==> 02-07 <==
==> flow/design.v (excerpt) <==
module fir_7_7(
    input clk,
    input rst,
    input [7:0] weight_data,
    input [2:0] weight_idx,
    input weight_valid,
    output weight_ready,
    input [7:0] input_data,
    input input_valid,
    output input_ready,
    output [15:0] output_data,
    input output_ready,
    output output_valid 
    );
    reg i_ready;
    reg w_ready;
    assign input_ready = i_ready;
    assign weight_ready = w_ready;
    wire [15:0] products [6:0];
    wire [15:0] sums [ 5:0];
    reg [7:0] inputs [6:0];
    reg [7:0] weights [6:0];
    reg [15:0] result;
    assign output_data = result;
    reg output_valid_delay;
    reg output_valid_r;
    assign output_valid = output_valid_r;
    always@(posedge clk)
    begin
        if(input_valid & input_ready)
            output_valid_delay <= 1;
        else
            output_valid_delay <= 0;
        output_valid_r <= output_valid_delay;
    end
    always@(posedge clk)
    begin
        if(rst)
        begin
            inputs[0] <= 0;
            inputs[1] <= 0;
            inputs[2] <= 0;
            inputs[3] <= 0;
            inputs[4] <= 0;
            inputs[5] <= 0;
            inputs[6] <= 0;
            weights[0] <= 0;
            weights[1] <= 0;
            weights[2] <= 0;
            weights[3] <= 0;
            weights[4] <= 0;
            weights[5] <= 0;
            weights[6] <= 0;
            result <= 0;
            i_ready <= 0;
            w_ready <= 0;
        end else begin
            i_ready <= 1;
            w_ready <= 1;
            if(weight_ready & weight_valid)begin
                weights[weight_idx] <= weight_data;
            end
            if(input_valid & input_ready)begin
                inputs[0] <= input_data;
                inputs[1] <= inputs[0];
                inputs[2] <= inputs[1];
                inputs[3] <= inputs[2];
                inputs[4] <= inputs[3];
                inputs[5] <= inputs[4];
                inputs[6] <= inputs[5];
            end
            if(output_valid & output_ready)begin
  ...
Settings: LEC_CHECK=0, CAP_MARGIN=20, CORE_MARGIN=2, CORE_UTILIZATION=61, CTS_CLUSTER_SIZE=76, HOLD_SLACK_MARGIN=-0.05, MAX_ROUTING_LAYER=met4, PLACE_DENSITY_LB_ADDON=0.08, SETUP_SLACK_MARGIN=1.15, SLEW_MARGIN=0, TNS_END_PERCENT=50; clock period 8.0 ns.
run.sh (not shown) runs the stock make flow with config.mk's settings and CLKGATE_MAP_FILE=.
==> 07-14 (differences from 02-07) <==
- CAP_MARGIN: 20 -> 25
- CELL_PAD_IN_SITES_DETAIL_PLACEMENT: default -> 1
- GPL_ROUTABILITY_DRIVEN: default -> 0
- MIN_ROUTING_LAYER: default -> met2
- PLACE_DENSITY_LB_ADDON: 0.08 -> 0.13
- SLEW_MARGIN: 0 -> 40
==> flow/constraint.sdc (replaced) <==
create_clock -name core_clock -period 6.64 [get_ports {clk}]
set_input_delay 1.3280 -clock core_clock [delete_from_list [all_inputs] [get_ports {clk}]]
set_output_delay 1.3280 -clock core_clock [all_outputs]
set_load 0.01 [all_outputs]
==> 03-12 (differences from 02-07) <==
- ABC_AREA: default -> 1
- CORE_UTILIZATION: 61 -> 51
- CTS_CLUSTER_DIAMETER: default -> 178
- CTS_CLUSTER_SIZE: 76 -> 98
- HOLD_SLACK_MARGIN: -0.05 -> default
- MAX_ROUTING_LAYER: met4 -> default
- PLACE_DENSITY: default -> 0.4
- PLACE_DENSITY_LB_ADDON: 0.08 -> default
- SETUP_SLACK_MARGIN: 1.15 -> 2.36
- TNS_END_PERCENT: 50 -> default
==> results <==
metric	03-12	07-14	02-07
Outcome	timing/DRC/antenna clean	did not finish	timing/DRC/antenna clean
Failing step	-	global routing (5_1_grt)	-
Detailed-routing wirelength on met1	27.38 mm	-	22.58 mm
Worst hold path depth	0	-	0
Hold path endpoint	output_valid_r	-	output_valid_r
Largest fanout on the critical path	6	-	5
Flip-flop and latch share of the layout cell area	0.1368	-	0.1431
Num tapcells	525	-	442
Max-slew violation total from the final report	0	-	0
Log Warnings	31	-	28
Worst setup slack after placement	0.8910 ns	-0.7432 ns	0.7119 ns
Switching share of power	0.4388	-	0.2819
Final nets	3220	-	2797
Summed area of non-filler cells in the final layout	23260 µm²	-	22120 µm²
Flop count	131	-	131
Final-layout worst hold slack	0.3346 ns	-	0.3258 ns
Number of clock buffers in the layout	19	-	20
Synth Net Count	3200	2721	2721
Clock network contribution to total cell area	0.02797	-	0.02563
Worst r2r dst	result[13]	-	result[14]
Delay of the slowest cell on the worst path	0.60 ns	-	0.56 ns
Reg-to-reg slack, setup	1.12 ns	-	0.91 ns
Sequential Power	0.819 mW	-	0.726 mW
Non-clock buffers, area share	0.05137	-	0.04888

========
==> inputs of run H <==
==> flow/design.v <==
`timescale 1ns / 1ps
module fir_7_7(
    input clk,
    input rst,
    input [7:0] weight_data,
    input [2:0] weight_idx,
    input weight_valid,
    output weight_ready,
    input [7:0] input_data,
    input input_valid,
    output input_ready,
    output [15:0] output_data,
    input output_ready,
    output output_valid 
    );
    reg i_ready;
    reg w_ready;
    assign input_ready = i_ready;
    assign weight_ready = w_ready;
    wire [15:0] products [6:0];
    wire [15:0] sums [ 5:0];
    reg [7:0] inputs [6:0];
    reg [7:0] weights [6:0];
    reg [15:0] result;
    assign output_data = result;
    reg output_valid_delay;
    reg output_valid_r;
    assign output_valid = output_valid_r;
    always@(posedge clk)
    begin
        if(input_valid & input_ready)
            output_valid_delay <= 1;
        else
            output_valid_delay <= 0;
        output_valid_r <= output_valid_delay;
    end
    always@(posedge clk)
    begin
        if(rst)
        begin
            inputs[0] <= 0;
            inputs[1] <= 0;
            inputs[2] <= 0;
            inputs[3] <= 0;
            inputs[4] <= 0;
            inputs[5] <= 0;
            inputs[6] <= 0;
            weights[0] <= 0;
            weights[1] <= 0;
            weights[2] <= 0;
            weights[3] <= 0;
            weights[4] <= 0;
            weights[5] <= 0;
            weights[6] <= 0;
            result <= 0;
            i_ready <= 0;
            w_ready <= 0;
        end else begin
            i_ready <= 1;
            w_ready <= 1;
            if(weight_ready & weight_valid)begin
                weights[weight_idx] <= weight_data;
            end
            if(input_valid & input_ready)begin
                inputs[0] <= input_data;
                inputs[1] <= inputs[0];
                inputs[2] <= inputs[1];
                inputs[3] <= inputs[2];
                inputs[4] <= inputs[3];
                inputs[5] <= inputs[4];
                inputs[6] <= inputs[5];
            end
            if(output_valid & output_ready)begin
                result <= sums[5];
            end
        end
    end
    multiplier m0(inputs[0], weights[0], products[0]);
    multiplier m1(inputs[1], weights[1], products[1]);
    multiplier m2(inputs[2], weights[2], products[2]);
    multiplier m3(inputs[3], weights[3], products[3]);
    multiplier m4(inputs[4], weights[4], products[4]);
    multiplier m5(inputs[5], weights[5], products[5]);
    multiplier m6(inputs[6], weights[6], products[6]);
    adder a0(products[0], products[1], sums[0]);
    adder a1(products[2], products[3], sums[1]);
    adder a2(products[4], products[5], sums[2]);
    adder a3(products[6], sums[0], sums[3]);
    adder a4(sums[1], sums[2], sums[4]);
    adder a5(sums[3], sums[4], sums[5]);
endmodule
module adder(
    input [15:0] addend1,
    input [15:0] addend2,
    output [15:0] sum
    );
    assign sum = addend1 + addend2;
endmodule
module multiplier(
    input [7:0] weight_data,
    input [7:0] input_data,
    output [15:0] product
    );
    assign product = weight_data * input_data;
endmodule
==> flow/run.sh <==
#!/bin/bash
# the make line also repeats each setting of config.mk as NAME=value (left out here)
make -C /OpenROAD-flow-scripts/flow DESIGN_CONFIG=/design/flow/config.mk WORK_HOME=/design/flow/orfs CLKGATE_MAP_FILE= finish
==> flow/config.mk <==
export PLATFORM = sky130hd
export DESIGN_NAME = fir_7_7
export DESIGN_NICKNAME = fir_7_7
export VERILOG_FILES = /design/flow/design.v
export SDC_FILE = /design/flow/constraint.sdc
export NUM_CORES = 4
export LEC_CHECK = 0
export ABC_AREA = 1
export CAP_MARGIN = 30
export CORE_MARGIN = 8
export CORE_UTILIZATION = 53
export CTS_CLUSTER_DIAMETER = 319
export GPL_TIMING_DRIVEN = 0
export MAX_ROUTING_LAYER = met5
export PLACE_DENSITY = 0.92
export SETUP_SLACK_MARGIN = 0.24
export SLEW_MARGIN = 20
==> flow/constraint.sdc <==
create_clock -name core_clock -period 9.18 [get_ports {clk}]
set_input_delay 1.8360 -clock core_clock [delete_from_list [all_inputs] [get_ports {clk}]]
set_output_delay 1.8360 -clock core_clock [all_outputs]
set_load 0.01 [all_outputs]
==> run B: changes against run H <==
==> flow/config.mk (replaced) <==
export PLATFORM = sky130hd
export DESIGN_NAME = fir_7_7
export DESIGN_NICKNAME = fir_7_7
export VERILOG_FILES = /design/flow/design.v
export SDC_FILE = /design/flow/constraint.sdc
export NUM_CORES = 4
export LEC_CHECK = 0
export CAP_MARGIN = 20
export CORE_MARGIN = 2
export CORE_UTILIZATION = 40
export SLEW_MARGIN = 20
==> flow/constraint.sdc (replaced) <==
create_clock -name core_clock -period 8.0 [get_ports {clk}]
set_input_delay 1.6000 -clock core_clock [delete_from_list [all_inputs] [get_ports {clk}]]
set_output_delay 1.6000 -clock core_clock [all_outputs]
set_load 0.01 [all_outputs]
==> run F: changes against run H <==
==> flow/config.mk (replaced) <==
export PLATFORM = sky130hd
export DESIGN_NAME = fir_7_7
export DESIGN_NICKNAME = fir_7_7
export VERILOG_FILES = /design/flow/design.v
export SDC_FILE = /design/flow/constraint.sdc
export NUM_CORES = 4
export LEC_CHECK = 0
export ABC_AREA = 0
export CAP_MARGIN = 30
export CORE_MARGIN = 2
export CORE_UTILIZATION = 72
export CTS_CLUSTER_DIAMETER = 319
export CTS_CLUSTER_SIZE = 27
export GPL_TIMING_DRIVEN = 1
export MAX_ROUTING_LAYER = met5
export PLACE_DENSITY = 0.8
export SETUP_SLACK_MARGIN = 1.08
export SLEW_MARGIN = 20
==> flow/constraint.sdc (replaced) <==
create_clock -name core_clock -period 6.44 [get_ports {clk}]
set_input_delay 1.2880 -clock core_clock [delete_from_list [all_inputs] [get_ports {clk}]]
set_output_delay 1.2880 -clock core_clock [all_outputs]
set_load 0.01 [all_outputs]
==> comparison table <==
Hold Worst Slack: run F 0.331 ns; run B 0.327 ns; run H 0.375 ns
Vias per cell: run F 5.83; run B 4.85; run H 5.38
R2r worst-path depth: run F 23; run B 24; run H 27
Run status: run F complete, but fails checks; run B complete, no violations; run H complete, no violations
Reasons for failing layout checks: run F negative setup slack; run B -; run H -
Largest power group: run F clock; run B clock; run H combinational logic
Aoi share: run F 0.0318; run B 0.0318; run H 0.0277
Global-route wire length before repair: run F 91.5 mm; run B 87.7 mm; run H 95.6 mm
Placed standard-cell area: run F 0.0223 mm^2; run B 0.0210 mm^2; run H 0.0219 mm^2
Distinct lib cells: run F 40; run B 40; run H 33
Worst vdd rail ir drop: run F 0.178 mV; run B 0.117 mV; run H 0.164 mV
Sequential share of cell area: run F 0.133; run B 0.143; run H 0.138
Number of global-route vias before repair: run F 17100; run B 14700; run H 18700
# Taps: run F 341; run B 664; run H 518
Clk pwr share: run F 0.470; run B 0.486; run H 0.255
Post-route cell area: run F 0.0236 mm^2; run B 0.0216 mm^2; run H 0.0225 mm^2
Cell-internal power: run F 0.00166 W; run B 0.00129 W; run H 0.00164 W
Final routed wirelength across all metal layers: run F 59.7 mm; run B 55.7 mm; run H 59.2 mm
Cell count in the Yosys report: run F 2113; run B 2113; run H 2592
Endpoint of the worst-slack reg-to-reg timing path: run F result[13]; run B result[14]; run H result[15]
Yosys adder share: run F 0.519; run B 0.519; run H 0.496
Half-perimeter wire length after detailed placement: run F 46.4 mm; run B 46.9 mm; run H 45.5 mm
Cell mode on critical path: run F sky130_fd_sc_hd__fa_2; run B sky130_fd_sc_hd__fa_1; run H sky130_fd_sc_hd__fa_1
Critical path buffer and inverter count: run F 6; run B 7; run H 8
Mean Syn Cell Area: run F 9.41 um^2; run B 9.41 um^2; run H 8.03 um^2
No activity file was given, so power comes from the tool's default toggle rates.
